// argmax16
module argmax16 (
  input  logic         clk,
  input  logic         rstn,        
  input  logic         in_valid,
  input  logic [255:0] in_data,     
  output logic         out_valid,
  output logic [3:0]   out_idx
);
  logic [255:0] data_q;
  logic         valid_q;
  logic [3:0]   idx_c;
  always_ff @(posedge clk or negedge rstn) begin
    if (!rstn) begin
      valid_q   <= 1'b0;
      out_valid <= 1'b0;
    end else begin
      valid_q   <= in_valid;
      out_valid <= valid_q;
    end
  end
  always_ff @(posedge clk) begin
    data_q  <= in_data;
    out_idx <= idx_c;
  end
  comparator #(
    .DATA_WIDTH  (16),
    .BINARY_TREE (1),
    .NUM_INPUTS  (16)
  ) u_cmp (
    .cmp_ip (data_q),
    .out    (idx_c)
  );
endmodule
Settings: LEC_CHECK=0, ABC_AREA=1, CAP_MARGIN=15, CELL_PAD_IN_SITES_GLOBAL_PLACEMENT=2, CORE_ASPECT_RATIO=1.11, CORE_MARGIN=3, CORE_UTILIZATION=63, CTS_CLUSTER_SIZE=88, GPL_TIMING_DRIVEN=0, MAX_ROUTING_LAYER=met5, MIN_ROUTING_LAYER=met1, PLACE_DENSITY_LB_ADDON=0.14, SLEW_MARGIN=20, TNS_END_PERCENT=65; clock period 4.86 ns.
run.sh (not shown) runs the stock make flow with config.mk's settings and CLKGATE_MAP_FILE=.
The starting point died in global placement without I/O.
Next try:
==> flow/config.mk (replaced) <==
export PLATFORM = sky130hd
export DESIGN_NAME = argmax16
export DESIGN_NICKNAME = argmax16
export VERILOG_FILES = /design/flow/design.v
export SDC_FILE = /design/flow/constraint.sdc
export NUM_CORES = 4
export LEC_CHECK = 0
export CAP_MARGIN = 20
export CORE_MARGIN = 2
export CORE_UTILIZATION = 50
export SETUP_SLACK_MARGIN = 1.29
export SLEW_MARGIN = 20
==> flow/constraint.sdc (replaced) <==
create_clock -name core_clock -period 4.43 [get_ports {clk}]
set_input_delay 0.8860 -clock core_clock [delete_from_list [all_inputs] [get_ports {clk}]]
set_output_delay 0.8860 -clock core_clock [all_outputs]
set_load 0.01 [all_outputs]
What happened:
- The new run completed and failed the layout checks on setup timing
- area after synthesis decreases by about 8%
- synthesized cell count decreases by about 28%
- die size increases by about 12%


argmax16 again, from the RTL that the note above started with.
Settings: LEC_CHECK=0, ABC_AREA=0, CAP_MARGIN=10, CELL_PAD_IN_SITES_GLOBAL_PLACEMENT=3, CORE_ASPECT_RATIO=0.61, CORE_MARGIN=10, CORE_UTILIZATION=40, CTS_CLUSTER_SIZE=91, GPL_ROUTABILITY_DRIVEN=0, GPL_TIMING_DRIVEN=0, HOLD_SLACK_MARGIN=0.05, MAX_ROUTING_LAYER=met5, MIN_ROUTING_LAYER=met2, SLEW_MARGIN=20, TNS_END_PERCENT=95; clock period 7.15 ns.
The starting point completed, yet does not pass: setup timing.
Edit:
- ABC_AREA: 0 -> default
- CAP_MARGIN: 10 -> 20
- CELL_PAD_IN_SITES_GLOBAL_PLACEMENT: 3 -> default
- CORE_ASPECT_RATIO: 0.61 -> default
- CORE_MARGIN: 10 -> 2
- CORE_UTILIZATION: 40 -> 63
- CTS_CLUSTER_SIZE: 91 -> default
- GPL_ROUTABILITY_DRIVEN: 0 -> default
- GPL_TIMING_DRIVEN: 0 -> default
- HOLD_SLACK_MARGIN: 0.05 -> default
- MAX_ROUTING_LAYER: met5 -> default
- MIN_ROUTING_LAYER: met2 -> default
- PLACE_DENSITY_LB_ADDON: default -> 0.29
- TNS_END_PERCENT: 95 -> default
- clock period: 7.15 -> 8.5 ns (I/O delays scaled with it)
The new run went through all stages and came out clean.
Synthesized cell count stays the same.
Utilization is higher by 22 points.
Routed wire length went down by 18%.
Edit:
- CORE_UTILIZATION: 63 -> 50
- PLACE_DENSITY_LB_ADDON: 0.29 -> default
- TNS_END_PERCENT: default -> 5
- clock period: 8.5 -> 4.43 ns (I/O delays scaled with it)
With this change the flow produced a layout that fails on setup timing; worst setup slack got worse by 3.1 ns; sequential cell count stays the same; routed wire length is higher by 12%; synthesized cell count does not change; power climbs by 120%; clock skew is lower by 0.0049 ns; cell count increases by 22%.
Edit:
- CORE_UTILIZATION: 50 -> 58
- TNS_END_PERCENT: 5 -> default
Outcome:
- The new run did not get past global routing, error DPL-0038
- synthesized cell count stays the same
- synthesized area stays the same
- die size is lower by 13%
Edit:
- CORE_UTILIZATION: 58 -> 54
- PLACE_DENSITY_LB_ADDON: default -> 0.04
- SETUP_SLACK_MARGIN: default -> 1.26
- TNS_END_PERCENT: default -> 5
- Now the flow reached the layout checks and failed them: setup timing
- area after synthesis is unchanged
- synthesized cell count stays the same
- die area came out higher by 7.2%
Power figures rest on the tool's default switching activity, not on a simulated workload.
